==> inputs of 09-11 <==
==> flow/design.v <==
module HandwashSensor(
    input clk,
    input reset,
    input acceptLeftHandDistance,
    input [15:0] leftHandDistance,
    input acceptLeftHandGain,
    input [7:0] leftHandGain,
    input acceptRightHandDistance,
    input [15:0] rightHandDistance,
    input acceptRightHandGain,
    input [7:0] rightHandGain,
    output waterOn
);
reg [15:0] leftHandDistanceHeld;
 always@(posedge clk)  begin
     if(reset)
         leftHandDistanceHeld <= 0;
     else if(acceptLeftHandDistance)
         leftHandDistanceHeld <= leftHandDistance;
     else
         leftHandDistanceHeld <= leftHandDistanceHeld;
 end
reg [7:0] leftHandGainHeld;
 always@(posedge clk)  begin
     if(reset)
         leftHandGainHeld <= 0;
     else if(acceptLeftHandGain)
         leftHandGainHeld <= leftHandGain;
     else
         leftHandGainHeld <= leftHandGainHeld;
 end
reg [15:0] rightHandDistanceHeld;
 always@(posedge clk)  begin
     if(reset)
         rightHandDistanceHeld <= 0;
     else if(acceptRightHandDistance)
         rightHandDistanceHeld <= rightHandDistance;
     else
         rightHandDistanceHeld <= rightHandDistanceHeld;
 end
reg [7:0] rightHandGainHeld;
 always@(posedge clk)  begin
     if(reset)
         rightHandGainHeld <= 0;
     else if(acceptRightHandGain)
         rightHandGainHeld <= rightHandGain;
     else
         rightHandGainHeld <= rightHandGainHeld;
 end
wire [15:0] leftHand;
 wire [23:0] leftHandDistanceHeld_Mult_leftHandGainHeld;
 DSP48_AxB dsp_leftHandDistanceHeld_Mult_leftHandGainHeld(
     .CLK(clk),
     .A({ {9{1'b0}}, leftHandDistanceHeld}),
     .B({ {10{1'b0}}, leftHandGainHeld}),
     .P(leftHandDistanceHeld_Mult_leftHandGainHeld)
 );
 reg [16:0] leftHandDistanceHeld_Mult_leftHandGainHeld_ShiftR_7;
 always@(posedge clk) begin
     if(reset)
         leftHandDistanceHeld_Mult_leftHandGainHeld_ShiftR_7 <= 0;
     else
         leftHandDistanceHeld_Mult_leftHandGainHeld_ShiftR_7 <= leftHandDistanceHeld_Mult_leftHandGainHeld >> 7;
 end
 assign leftHand = leftHandDistanceHeld_Mult_leftHandGainHeld_ShiftR_7;
wire [15:0] rightHand;
 wire [23:0] rightHandDistanceHeld_Mult_rightHandGainHeld;
 DSP48_AxB dsp_rightHandDistanceHeld_Mult_rightHandGainHeld(
     .CLK(clk),
     .A({ {9{1'b0}}, rightHandDistanceHeld}),
     .B({ {10{1'b0}}, rightHandGainHeld}),
     .P(rightHandDistanceHeld_Mult_rightHandGainHeld)
 );
 reg [16:0] rightHandDistanceHeld_Mult_rightHandGainHeld_ShiftR_7;
 always@(posedge clk) begin
     if(reset)
         rightHandDistanceHeld_Mult_rightHandGainHeld_ShiftR_7 <= 0;
     else
         rightHandDistanceHeld_Mult_rightHandGainHeld_ShiftR_7 <= rightHandDistanceHeld_Mult_rightHandGainHeld >> 7;
 end
 assign rightHand = rightHandDistanceHeld_Mult_rightHandGainHeld_ShiftR_7;
parameter threshold = 1500;
assign waterOn = leftHand != 0 && rightHand != 0 && (leftHand < threshold || rightHand < threshold);
endmodule
module DSP48_AxB
   (CLK,
    A,
    B,
    P);
  input CLK;
  input [24:0]A;
  input [17:0]B;
  output [42:0]P;
assign P = A*B;
endmodule
==> flow/run.sh <==
#!/bin/bash
# the make line also repeats each setting of config.mk as NAME=value (left out here)
make -C /OpenROAD-flow-scripts/flow DESIGN_CONFIG=/design/flow/config.mk WORK_HOME=/design/flow/orfs CLKGATE_MAP_FILE= finish
==> flow/config.mk <==
export PLATFORM = sky130hd
export DESIGN_NAME = HandwashSensor
export DESIGN_NICKNAME = HandwashSensor
export VERILOG_FILES = /design/flow/design.v
export SDC_FILE = /design/flow/constraint.sdc
export NUM_CORES = 4
export LEC_CHECK = 0
export CAP_MARGIN = 20
export CORE_MARGIN = 2
export CORE_UTILIZATION = 66
export CTS_CLUSTER_DIAMETER = 40
export SLEW_MARGIN = 20
==> flow/constraint.sdc <==
create_clock -name core_clock -period 4.44 [get_ports {clk}]
set_input_delay 0.8880 -clock core_clock [delete_from_list [all_inputs] [get_ports {clk}]]
set_output_delay 0.8880 -clock core_clock [all_outputs]
set_load 0.01 [all_outputs]
==> 12-14 (differences from 09-11) <==
--- a/flow/config.mk
+++ b/flow/config.mk
@@ -7,6 +7,8 @@
 export LEC_CHECK = 0
+export ABC_AREA = 1
 export CAP_MARGIN = 20
 export CORE_MARGIN = 2
-export CORE_UTILIZATION = 66
-export CTS_CLUSTER_DIAMETER = 40
+export CORE_UTILIZATION = 72
+export CTS_CLUSTER_DIAMETER = 400
+export CTS_CLUSTER_SIZE = 96
 export SLEW_MARGIN = 20
==> flow/constraint.sdc (replaced) <==
create_clock -name core_clock -period 4.24 [get_ports {clk}]
set_input_delay 0.8480 -clock core_clock [delete_from_list [all_inputs] [get_ports {clk}]]
set_output_delay 0.8480 -clock core_clock [all_outputs]
set_load 0.01 [all_outputs]
==> node_exporter_impl.prom <==
# HELP chip_impl_metric Flow report values
# TYPE chip_impl_metric gauge
chip_impl_metric{name="final_net_count",unit=""} 1602
chip_impl_metric{name="place_congestion",unit=""} 0.841
chip_impl_metric{name="finalWorstSetupSlack",unit="ns"} -0.0834
chip_impl_metric{name="worst-slew-pin-transition",unit="ns"} 1.07
chip_impl_metric{name="synthDistinctLibCells",unit=""} 53
chip_impl_metric{name="chipHeight",unit="um"} 129
chip_impl_info{name="min_delay_worst_endpoint",value="leftHandDistanceHeld[2]"} 1
chip_impl_info{name="failed_checks",value="negative setup slack"} 1
chip_impl_info{name="outcome",value="failed layout checks"} 1
chip_impl_metric{name="setup_total_negative_slack",unit="ns"} -0.399
chip_impl_metric{name="finalSetupViolCount",unit=""} 9
(the above is from 09-11)
==> node_exporter_impl.prom <==
# HELP chip_impl_metric Flow report values
# TYPE chip_impl_metric gauge
chip_impl_info{name="outcome",value="failed layout checks"} 1
chip_impl_metric{name="finalSetupViolCount",unit=""} 1
chip_impl_metric{name="synthDistinctLibCells",unit=""} 34
chip_impl_metric{name="setup_total_negative_slack",unit="ns"} -0.0162
chip_impl_metric{name="warnings",unit=""} 29
chip_impl_metric{name="wl_met3",unit="um"} 2130
chip_impl_metric{name="final_net_count",unit=""} 1988
chip_impl_metric{name="dpl.hpwl",unit="um"} 22800
chip_impl_info{name="failed_checks",value="negative setup slack"} 1
chip_impl_metric{name="chipHeight",unit="um"} 128
chip_impl_metric{name="power.switching",unit="mW"} 1.26
chip_impl_info{name="min_delay_worst_endpoint",value="rightHandDistanceHeld[1]"} 1
chip_impl_metric{name="clock_buffer_count",unit=""} 9
chip_impl_metric{name="grt_util_all_layers",unit="%"} 37.6
chip_impl_metric{name="worst-slew-pin-transition",unit="ns"} 0.783
chip_impl_metric{name="finalWorstSetupSlack",unit="ns"} -0.0162
(the above is from 12-14)

* * *

==> job 2624 <==
Starts from the design.v that is shown in full above.
clock: 4.4 ns
lec_check: 0
cap_margin: 20
core_margin: 2
core_utilization: 67
cts_cluster_diameter: 98
slew_margin: 20
run.sh (not shown) runs the stock make flow with config.mk's settings and CLKGATE_MAP_FILE=.
==> inputs of job 7337, as changes to job 2624 <==
--- a/flow/config.mk
+++ b/flow/config.mk
@@ -6,7 +6,11 @@
 export NUM_CORES = 4
 export LEC_CHECK = 0
+export ABC_AREA = 1
 export CAP_MARGIN = 20
 export CORE_MARGIN = 2
-export CORE_UTILIZATION = 67
-export CTS_CLUSTER_DIAMETER = 98
+export CORE_UTILIZATION = 72
+export CTS_CLUSTER_DIAMETER = 218
+export CTS_CLUSTER_SIZE = 99
+export PLACE_DENSITY = 0.4
 export SLEW_MARGIN = 20
+export TNS_END_PERCENT = 5
==> flow/constraint.sdc (replaced) <==
create_clock -name core_clock -period 3.27 [get_ports {clk}]
set_input_delay 0.6540 -clock core_clock [delete_from_list [all_inputs] [get_ports {clk}]]
set_output_delay 0.6540 -clock core_clock [all_outputs]
set_load 0.01 [all_outputs]
==> notes.md <==
Observations from the implementation run.

Final layout:
- The run puts the number of cells in the finished layout apart from fillers at 1,933.

Power:
- Combinational logic burns 49.8% of the power.
- The run gives the total power as 0.00465 W.

STA:
- The run puts the post-route clock skew at 17.0 ps.
- The run puts the minimum clock period after layout at 4950 ps.
- The run puts the number of setup violations in the final report at 32.
- After layout, the worst setup slack is -1680 ps.

Logic synthesis:
- The run puts the XOR/XNOR share of the synthesized area at 0.634%.

Critical path:
- The launch point of the worst register-to-register path is recorded as leftHandGainHeld[7].

Run status:
- The run finished, with violations left.
- A clean result was blocked by setup timing.
# the run above: job 7337

==> notes.md <==
Observations from the implementation run.

STA:
- The run puts the post-route clock skew at 9.94 ps.
- The run gives the minimum clock period after layout as 4520 ps.
- The run puts the slack of the critical path at -122 ps.
- Endpoints with negative setup slack in the final report add up to 6.

Run status:
- The run finished, with violations left.
- The layout checks failed on setup timing.

Logic synthesis:
- The run gives the XOR/XNOR share of the synthesized area as 2.65%.

Power:
- Power comes to 0.00240 W.
- The run puts the combinational share of power at 33.8%.
# the run above: job 2624


* * *

==> inputs of v3 <==
RTL: the design.v shown in full above, as it stands there.
==> flow/config.mk <==
export PLATFORM = sky130hd
export DESIGN_NAME = HandwashSensor
export DESIGN_NICKNAME = HandwashSensor
export VERILOG_FILES = /design/flow/design.v
export SDC_FILE = /design/flow/constraint.sdc
export NUM_CORES = 4
export LEC_CHECK = 0
export ABC_AREA = 1
export CAP_MARGIN = 5
export CORE_MARGIN = 2
export CORE_UTILIZATION = 70
export CTS_CLUSTER_DIAMETER = 40
export CTS_CLUSTER_SIZE = 72
export SLEW_MARGIN = 20
export TNS_END_PERCENT = 5
==> flow/constraint.sdc <==
create_clock -name core_clock -period 3.65 [get_ports {clk}]
set_input_delay 0.7300 -clock core_clock [delete_from_list [all_inputs] [get_ports {clk}]]
set_output_delay 0.7300 -clock core_clock [all_outputs]
set_load 0.01 [all_outputs]
==> v26: changes against v3 <==
ABC_AREA = default   (was 1)
CAP_MARGIN = 20   (was 5)
CORE_UTILIZATION = 72   (was 70)
CTS_CLUSTER_DIAMETER = 98   (was 40)
CTS_CLUSTER_SIZE = 22   (was 72)
PLACE_DENSITY = 0.91   (was default)
TNS_END_PERCENT = default   (was 5)
==> flow/constraint.sdc (replaced) <==
create_clock -name core_clock -period 4.4 [get_ports {clk}]
set_input_delay 0.8800 -clock core_clock [delete_from_list [all_inputs] [get_ports {clk}]]
set_output_delay 0.8800 -clock core_clock [all_outputs]
set_load 0.01 [all_outputs]
==> v27: changes against v3 <==
CAP_MARGIN = 20   (was 5)
CTS_CLUSTER_DIAMETER = 39   (was 40)
CTS_CLUSTER_SIZE = default   (was 72)
SETUP_SLACK_MARGIN = 0.77   (was default)
TNS_END_PERCENT = default   (was 5)
==> flow/constraint.sdc (replaced) <==
create_clock -name core_clock -period 4.46 [get_ports {clk}]
set_input_delay 0.8920 -clock core_clock [delete_from_list [all_inputs] [get_ports {clk}]]
set_output_delay 0.8920 -clock core_clock [all_outputs]
set_load 0.01 [all_outputs]
==> v28: changes against v3 <==
ABC_AREA = default   (was 1)
CAP_MARGIN = 20   (was 5)
CORE_UTILIZATION = 64   (was 70)
CTS_CLUSTER_DIAMETER = default   (was 40)
CTS_CLUSTER_SIZE = default   (was 72)
TNS_END_PERCENT = default   (was 5)
==> flow/constraint.sdc (replaced) <==
create_clock -name core_clock -period 4.11 [get_ports {clk}]
set_input_delay 0.8220 -clock core_clock [delete_from_list [all_inputs] [get_ports {clk}]]
set_output_delay 0.8220 -clock core_clock [all_outputs]
set_load 0.01 [all_outputs]
==> results_dict.tcl <==
# yosys + openroad results
set metrics [dict create \
    status "stopped before the end" \
    lastStage "global routing" \
    firstError "[ERROR GRT-0232] Routing congestion too high. Check the congestion heatmap in the GUI." \
    top_cell_area_share 0.321 \
    yosys-top-cells-area "fa_1 (32%), dfxtp_1 (16%), and2_1 (10%)" \
    numPlacedInstances 1438 \
    syn_area_sq_um 10200 \
    hpwl_mm 21.1 \
    dp_slack_ns -0.368 \
    yosys_area_sq_um 10200 \
]
(the above is from v26)
==> results_dict.tcl <==
# place-and-route summary
set metrics [dict create \
    status "timing/DRC/antenna clean" \
    yosys_area_sq_um 11000 \
    synthAdderAreaFrac 0.386 \
    top_cell_area_share 0.297 \
    dp_slack_ns 0.0681 \
    numPlacedInstances 1781 \
    syn_area_sq_um 11000 \
    syn_avg_cell_area_sq_um 7.02 \
    yosys-top-cells-area "fa_1 (30%), dfxtp_1 (14%), inv_1 (14%)" \
    hpwl_mm 21.7 \
]
(the above is from v27)
==> results_dict.tcl <==
# place-and-route summary
set metrics [dict create \
    syn_area_sq_um 10200 \
    so_faults "negative setup slack" \
    fin_ws_ns -0.395 \
    dp_slack_ns -0.492 \
    hpwl_mm 18.8 \
    numPlacedInstances 1509 \
    status "finished with violations" \
    yosys_area_sq_um 10200 \
    setup_viol 26 \
    top_cell_area_share 0.321 \
]
(the above is from v28)
==> results_dict.tcl <==
# place-and-route summary
set metrics [dict create \
    dp_slack_ns -0.765 \
    yosys-top-cells-area "fa_1 (30%), dfxtp_1 (14%), inv_1 (14%)" \
    hpwl_mm 23.6 \
    syn_area_sq_um 11000 \
    top_cell_area_share 0.297 \
    so_faults "negative setup slack" \
    setup_viol 32 \
    fin_ws_ns -0.559 \
    status "finished with violations" \
]
(the above is from v3)
No activity file was given, so power comes from the tool's default toggle rates.
